== run 1 ==
// Optimized_Wallace
module Optimized_Wallace(
    input clk, rst,
    input [15:0] A, B,
    output reg [31:0] PRODUCT
);
make LEC_CHECK=0 ABC_AREA=1 CAP_MARGIN=0 CORE_MARGIN=2 CORE_UTILIZATION=72 CTS_CLUSTER_DIAMETER=224 CTS_CLUSTER_SIZE=75 GPL_ROUTABILITY_DRIVEN=0 PLACE_DENSITY_LB_ADDON=0.01 SETUP_SLACK_MARGIN=0.18 SLEW_MARGIN=5 finish   # period 1.53 ns
run.sh (not shown) runs the stock make flow with config.mk's settings and CLKGATE_MAP_FILE=.
What ended run 1 was a tool error in 5_1_grt; the run never finished.
For run 2, these inputs were changed with respect to run 1:
Settings: PLACE_DENSITY_LB_ADDON: 0.01 -> unset; CTS_CLUSTER_DIAMETER: 224 -> unset; CORE_UTILIZATION: 72 -> 40; SLEW_MARGIN: 5 -> 20; GPL_ROUTABILITY_DRIVEN: 0 -> unset; SETUP_SLACK_MARGIN: 0.18 -> unset; ABC_AREA: 1 -> unset; CAP_MARGIN: 0 -> 20; CTS_CLUSTER_SIZE: 75 -> unset; the clock period (ns, I/O delays scaled along): 1.53 -> 3.0.
[summary]
- The flow did not stop early for run 2: all stages ran, and the layout cleared the timing, design-rule and antenna checks.
- Higher placed wire-length estimate among run 1 and run 2: run 1
- Chip area line of the yosys report is higher on run 1
- Xor/xnor share of the synthesized area in run 2 vs run 1: up 0.40 points
- Run 2 ends up with a share of the core filled by cells before placement that is 32 points lower than in run 1.
Setup changes, run 2 to run 3
Settings: CAP_MARGIN changed from 20 to 30; CTS_CLUSTER_SIZE newly set to 24; CORE_ASPECT_RATIO newly set to 0.84.
### Flow results
Between run 2 and run 3, the cell count went up. Die area: run 2 vs run 3, no meaningful difference. On area of all placed cells without fillers, run 3 tracks run 2 almost exactly. The post-route total power reported for run 3 is greater than that of run 2 by about 1.4%. NOTE: fraction of the cycle the final worst path needs in run 3 falls short of that of run 2.
--- input diff run 3..run 4 ---
Settings: setting CELL_PAD_IN_SITES_DETAIL_PLACEMENT to 1 for the first time; setting CTS_CLUSTER_DIAMETER to 125 for the first time; setting PLACE_DENSITY_LB_ADDON to 0.03 for the first time; changing CORE_UTILIZATION from 40 to 33; changing CAP_MARGIN from 30 to 40; setting SETUP_SLACK_MARGIN to 0.59 for the first time; setting MIN_ROUTING_LAYER to met2 for the first time.
--- outcome ---
- Both conditions hold for run 4: the flow ran to the end and the final layout passed the timing, design-rule and antenna checks.
- Run 3 -> run 4: total power decreased by a few percent
- Taking run 3 as the reference, in run 4 clock tree buffer count of the final layout decreased by 31 relative to the old numbers; synthesis-to-layout area growth has increased; post-route minimum period lost 0.028 ns; number of logic stages on the critical path including buffering lost 3; total number of tap cells picked up an extra 17%.
- Relative to run 3, overall via count from detail_route has increased by 3,640 in run 4.
- Against run 3, run 4 reports a first-pass GRT wire length that is higher.
- In run 4, the layout buffer count excluding clock buffers came out 58 above the value in run 3.
Edits applied to the flow inputs when going from run 4 to run 5:
Settings: a deleted CELL_PAD_IN_SITES_DETAIL_PLACEMENT that had been 1; a deleted MIN_ROUTING_LAYER that had been met2; a change of CAP_MARGIN from 40 to 20; a change of CORE_UTILIZATION from 33 to 40; a deleted CTS_CLUSTER_DIAMETER that had been 125; a deleted CORE_ASPECT_RATIO that had been 0.84; a deleted CTS_CLUSTER_SIZE that had been 24; a deleted SETUP_SLACK_MARGIN that had been 0.59; a deleted PLACE_DENSITY_LB_ADDON that had been 0.03; a change of the clock period (ns, I/O delays scaled along) from 3.0 to 2.74.
Of run 5 and run 4, the run reporting the lower net switching fraction of the power was run 5.
When the final numbers for run 5 and run 4 were put side by side, the sequential cell fraction of total power turned out to be greater in run 4.
Re share of the core filled with cells in the final layout: run 4 was lower than run 5.
Level count of the clock H-tree (run 5 over run 4): increase, 1
The higher register clock-pin slew on the reported worst setup and hold paths came out of run 4.
Comparing run 5 and run 4, the lower portion of total power attributed to the clock network is on run 4.
Per the final summary, run 5 finished and its layout is clean on timing, DRC and antenna.
Run 4 ended with every stage complete and zero timing, DRC or antenna violations.
Run 5 has less setup slack than run 4.

Setup of tundra:
The RTL this note starts from:
==> flow/design.v <==
`timescale 1ns / 1ps
module black_cell(
    input  wire g_left, p_left,
    input  wire g_right, p_right,
    output wire g_out, p_out
);
    assign g_out = g_left | (p_left & g_right);
    assign p_out = p_left & p_right;
endmodule
module gray_cell(
    input  wire g_left, p_left,
    input  wire g_right,
    output wire g_out
);
    assign g_out = g_left | (p_left & g_right);
endmodule
module han_carlson_32(
    input  wire [31:0] a,
    input  wire [31:0] b,
    output wire [31:0] s,
    output wire        ca
);
    wire [31:0] g0, p0;
    assign g0 = a & b;
    assign p0 = a ^ b;
    wire [31:0] gg1, pp1;
    wire [31:0] gg2, pp2;
    wire [31:0] gg3, pp3;
    wire [31:0] gg4, pp4;
    wire [31:0] gg5, pp5;
    genvar i;
    generate
        for (i = 0; i < 32; i = i + 1) begin : STAGE1
            if (i >= 1) begin
                assign gg1[i] = g0[i] | (p0[i] & g0[i-1]);
                assign pp1[i] = p0[i] & p0[i-1];
            end else begin
                assign gg1[i] = g0[i];
                assign pp1[i] = p0[i];
            end
        end
    endgenerate
    generate
        for (i = 0; i < 32; i = i + 1) begin : STAGE2
            if (i >= 2) begin
                assign gg2[i] = gg1[i] | (pp1[i] & gg1[i-2]);
                assign pp2[i] = pp1[i] & pp1[i-2];
            end else begin
                assign gg2[i] = gg1[i];
                assign pp2[i] = pp1[i];
            end
        end
    endgenerate
    generate
        for (i = 0; i < 32; i = i + 1) begin : STAGE3
            if (i >= 4) begin
                assign gg3[i] = gg2[i] | (pp2[i] & gg2[i-4]);
                assign pp3[i] = pp2[i] & pp2[i-4];
            end else begin
                assign gg3[i] = gg2[i];
                assign pp3[i] = pp2[i];
            end
        end
    endgenerate
    generate
        for (i = 0; i < 32; i = i + 1) begin : STAGE4
            if (i >= 8) begin
                assign gg4[i] = gg3[i] | (pp3[i] & gg3[i-8]);
                assign pp4[i] = pp3[i] & pp3[i-8];
            end else begin
                assign gg4[i] = gg3[i];
                assign pp4[i] = pp3[i];
            end
        end
    endgenerate
    generate
        for (i = 0; i < 32; i = i + 1) begin : STAGE5
            if (i >= 16) begin
                assign gg5[i] = gg4[i] | (pp4[i] & gg4[i-16]);
                assign pp5[i] = pp4[i] & pp4[i-16];
            end else begin
                assign gg5[i] = gg4[i];
                assign pp5[i] = pp4[i];
            end
        end
    endgenerate
    wire [31:0] c;
    assign c[0] = 1'b0;
    generate
        for (i = 1; i < 32; i = i + 1) begin : CARRY_ASSIGN
            assign c[i] = gg5[i-1];
        end
    endgenerate
    assign ca = gg5[31];
    assign s = p0 ^ c;
endmodule
module full_adder(
    input a, b, c,
    output s, ca
);
    assign s  = a ^ b ^ c;
    assign ca = (a & b) | (b & c) | (c & a);
endmodule
module compressor_7to3(
    input  [31:0] a1, a2, a3, a4, a5, a6, a7,
    output [31:0] s,
    output [31:0] c1,   
    output [31:0] c2    
);
    genvar j;
    generate
        for (j = 0; j < 32; j = j + 1) begin
            wire s1, s2, s3, s4, d1, d2, d3, d4;
            full_adder f1 (.a(a1[j]), .b(a2[j]), .c(a3[j]), .s(s1), .ca(d1));
            full_adder f2 (.a(a4[j]), .b(a5[j]), .c(a6[j]), .s(s2), .ca(d2));
            full_adder f3 (.a(s1),   .b(s2),   .c(a7[j]),  .s(s3), .ca(d3));
            full_adder f4 (.a(d1),   .b(d2),   .c(d3),    .s(s4), .ca(d4));
            assign s[j]  = s3;
            assign c1[j] = s4;  
            assign c2[j] = d4;  
        end
    endgenerate
endmodule
module csa(
    input  [31:0] a, b, c,
    output [31:0] s,
    output [31:0] ca 
);
    assign s  = a ^ b ^ c;
    assign ca = ((a & b) | (b & c) | (c & a)) << 1;
endmodule
module Optimized_Wallace(
    input clk, rst,
    input [15:0] A, B,
    output reg [31:0] PRODUCT
);
    genvar i, j;
    wire [31:0] pp [0:15];
    generate
        for (i = 0; i < 16; i = i + 1) begin
            for (j = 0; j < 32; j = j + 1) begin
                if ((j >= i) && (j < i + 16))
                    assign pp[i][j] = A[j - i] & B[i];
                else
                    assign pp[i][j] = 1'b0;
            end
        end
    endgenerate
    wire [31:0] s0, s1_1, c0, c1, c0_2, c1_2, b0, b1, b0_2, b1_2;
     compressor_7to3 u1 (.a1(pp[0]), .a2(pp[1]), .a3(pp[2]), .a4(pp[3]), .a5(pp[4]), .a6(pp[5]), .a7(pp[6]), .s(s0), .c1(b0), .c2(b0_2));
     compressor_7to3 u2 (.a1(pp[7]), .a2(pp[8]), .a3(pp[9]), .a4(pp[10]), .a5(pp[11]), .a6(pp[12]), .a7(pp[13]), .s(s1_1), .c1(b1), .c2(b1_2));
   assign c0   = b0<<1;      
   assign c1   = b1<<1;      
   assign c0_2 = b0_2<<2;    
   assign c1_2 = b1_2<<2;   
    reg [31:0] r_s0, r_s1, r_c0, r_c1, r_c02, r_c12, r_pp14, r_pp15;
    always @(posedge clk or posedge rst) begin
        if (rst) begin
            r_s0 <= 0; r_s1 <= 0;
            r_c0 <= 0; r_c1 <= 0;
            r_c02 <= 0; r_c12 <= 0;
            r_pp14 <= 0; r_pp15 <= 0;
        end 
        else begin
            r_s0 <= s0; r_s1 <= s1_1;
            r_c0 <= c0; r_c1 <= c1;
            r_c02 <= c0_2; r_c12 <= c1_2;
            r_pp14 <= pp[14]; r_pp15 <= pp[15];
        end
    end
    wire [31:0] sum2, c1_s2, c2_s2, ca1, ca2;
    compressor_7to3 p1 (.a1(r_s0), .a2(r_s1), .a3(r_c0), .a4(r_c1), .a5(r_c02), .a6(r_c12), .a7(r_pp14), .s(sum2), .c1(c1_s2), .c2(c2_s2));
    assign ca1 = c1_s2<<1;     
    assign ca2 = c2_s2<<2;     
    reg [31:0] rsum2, rca1, rca2, rlt;
    always @(posedge clk or posedge rst) begin
        if (rst) begin
            rsum2 <= 0;
            rca1 <= 0;
            rca2 <= 0;
            rlt <= 0;
        end
        else begin
            rsum2 <= sum2;
            rca1 <= ca1;
            rca2 <= ca2;
            rlt <= r_pp15;
        end
    end
    wire [31:0] ps1, pca1, s, ca;
    csa q1 (.a(rsum2), .b(rca1), .c(rca2), .s(ps1), .ca(pca1));
    csa q2 (.a(rlt), .b(ps1), .c(pca1), .s(s), .ca(ca));
    reg [31:0] rsum, rcarry;
    always @(posedge clk or posedge rst) begin
        if (rst) begin
            rsum <= 0;
            rcarry <= 0;
        end 
        else begin
            rsum <= s;
            rcarry <= ca;
        end
    end
    wire [31:0] sum;
    wire carry;
    han_carlson_32 p2 (.a(rsum), .b(rcarry), .s(sum), .ca(carry));
    always @(posedge clk or posedge rst) begin
        if (rst)
            PRODUCT <= 0;
        else
            PRODUCT <= sum;
    end
endmodule
make LEC_CHECK=0 CAP_MARGIN=40 CORE_ASPECT_RATIO=0.84 CORE_MARGIN=2 CORE_UTILIZATION=40 CTS_CLUSTER_DIAMETER=86 CTS_CLUSTER_SIZE=24 SETUP_SLACK_MARGIN=0.59 SLEW_MARGIN=20 finish   # period 3.0 ns
Having completed the whole flow, tundra delivered a layout that passed the timing, design-rule and antenna checks.
Edits applied to the flow inputs when going from tundra to raven:
==> flow/config.mk <==
export PLATFORM = sky130hd
export DESIGN_NAME = Optimized_Wallace
export DESIGN_NICKNAME = Optimized_Wallace
export VERILOG_FILES = /design/flow/design.v
export SDC_FILE = /design/flow/constraint.sdc
export NUM_CORES = 4
export LEC_CHECK = 0
export CAP_MARGIN = 20
export CORE_MARGIN = 2
export CORE_UTILIZATION = 71
export SLEW_MARGIN = 20
==> flow/constraint.sdc <==
create_clock -name core_clock -period 0.906 [get_ports {clk}]
set_input_delay 0.1812 -clock core_clock [delete_from_list [all_inputs] [get_ports {clk}]]
set_output_delay 0.1812 -clock core_clock [all_outputs]
set_load 0.01 [all_outputs]
[summary]
- In the summary table, raven is marked failed, with error DPL-0038 raised in 4_1_cts.
- Core utilization at floorplan: raven vs tundra up 32 points
- Cell area after placement | raven above tundra
- Detailed placement HPWL (raven vs. tundra) increases by more than 10%
- Floorplan core area, tundra and raven, higher one = tundra.
- Diff raven..tundra | average instance area after synthesis | unchanged
- Re weighted congestion reported at the end of routability-driven placement: raven is about 6% up on tundra.
- What raven reported for cell count after placement has to be multiplied by 1.07 to get the figure for tundra.
- Delta (raven minus tundra): aoi/oai-family share of the synthesized area shows no meaningful change, number of core rows has decreased.
[inputs] xenon vs raven
diff --git a/flow/config.mk b/flow/config.mk
--- a/flow/config.mk
+++ b/flow/config.mk
@@ -9,3 +9,4 @@
 export CORE_MARGIN = 2
-export CORE_UTILIZATION = 71
+export CORE_UTILIZATION = 72
+export SETUP_SLACK_MARGIN = 0.11
 export SLEW_MARGIN = 20
==> flow/constraint.sdc <==
create_clock -name core_clock -period 0.858 [get_ports {clk}]
set_input_delay 0.1716 -clock core_clock [delete_from_list [all_inputs] [get_ports {clk}]]
set_output_delay 0.1716 -clock core_clock [all_outputs]
set_load 0.01 [all_outputs]
## What came out
Status: xenon FAILED at 4_1_cts (tool error)
Instance area at placement of xenon falls short of that of raven slightly.
Width of the die down about 0.7% in xenon wrt raven
Compared raven against xenon; portion of the post-synthesis area used by sequential elements within noise.
xenon -> raven: area share of and/or/nand/nor cells after synthesis delta 0, exact match
Summary of xenon over raven: routability-driven placement congestion ratio went up 1.8%; floorplan core area went down about 0.6%.
xenon against raven: chip height shows a reduction of 0.68%, compound-cell area share of the yosys netlist has remained practically unchanged, chip area estimate from yosys synthesis did not really move, full die area dropped 350 µm².
The inputs of amber differ from those of xenon as listed below.
diff --git a/flow/config.mk b/flow/config.mk
--- a/flow/config.mk
+++ b/flow/config.mk
@@ -9,4 +9,5 @@
 export CORE_MARGIN = 2
-export CORE_UTILIZATION = 72
-export SETUP_SLACK_MARGIN = 0.11
+export CORE_UTILIZATION = 70
+export CTS_CLUSTER_SIZE = 25
+export SETUP_SLACK_MARGIN = -0.06
 export SLEW_MARGIN = 20
==> flow/constraint.sdc <==
create_clock -name core_clock -period 2.08 [get_ports {clk}]
set_input_delay 0.4160 -clock core_clock [delete_from_list [all_inputs] [get_ports {clk}]]
set_output_delay 0.4160 -clock core_clock [all_outputs]
set_load 0.01 [all_outputs]
==> comparison <==
What the final checks of amber revealed, after a flow that finished every stage, was a layout that fails on negative setup slack. Async set or reset register ratio after synthesis: xenon vs amber identical. As far as number of top-level pins goes, xenon and amber are indistinguishable; the numbers are identical. Chip width, amber vs xenon: up slightly. In amber, placeable core region is higher than in xenon. The pre-placement core utilization of amber falls short of that of xenon by 2.3 points. From xenon to amber the numbers moved as follows: number of standard cells reported by yosys ~0 delta, vertical extent of the die +about 1.4%, final weighted congestion in routability-driven placement -about 1.3%. Summary: die area, amber worse than xenon.
Relative to amber, the following input files were edited for lagoon:
diff --git a/flow/config.mk b/flow/config.mk
--- a/flow/config.mk
+++ b/flow/config.mk
@@ -9,5 +9,6 @@
 export CORE_MARGIN = 2
-export CORE_UTILIZATION = 70
-export CTS_CLUSTER_SIZE = 25
-export SETUP_SLACK_MARGIN = -0.06
+export CORE_UTILIZATION = 72
+export CTS_CLUSTER_SIZE = 58
+export PLACE_DENSITY = 0.66
+export SETUP_SLACK_MARGIN = 0.11
 export SLEW_MARGIN = 20
==> flow/constraint.sdc <==
create_clock -name core_clock -period 0.81 [get_ports {clk}]
set_input_delay 0.1620 -clock core_clock [delete_from_list [all_inputs] [get_ports {clk}]]
set_output_delay 0.1620 -clock core_clock [all_outputs]
set_load 0.01 [all_outputs]
Results
lagoon terminated abnormally: 4_1_cts reported DPL-0038. From amber to lagoon, netlist area before placement did not move at all. Floorplan die height delta for lagoon relative to amber: 2.2 µm lower. amber -> lagoon: gate count after technology mapping delta 0, exact match. Comparing amber and lagoon, the lower area inside the core boundary is on lagoon.
Power is estimated from default activity; no workload was simulated.
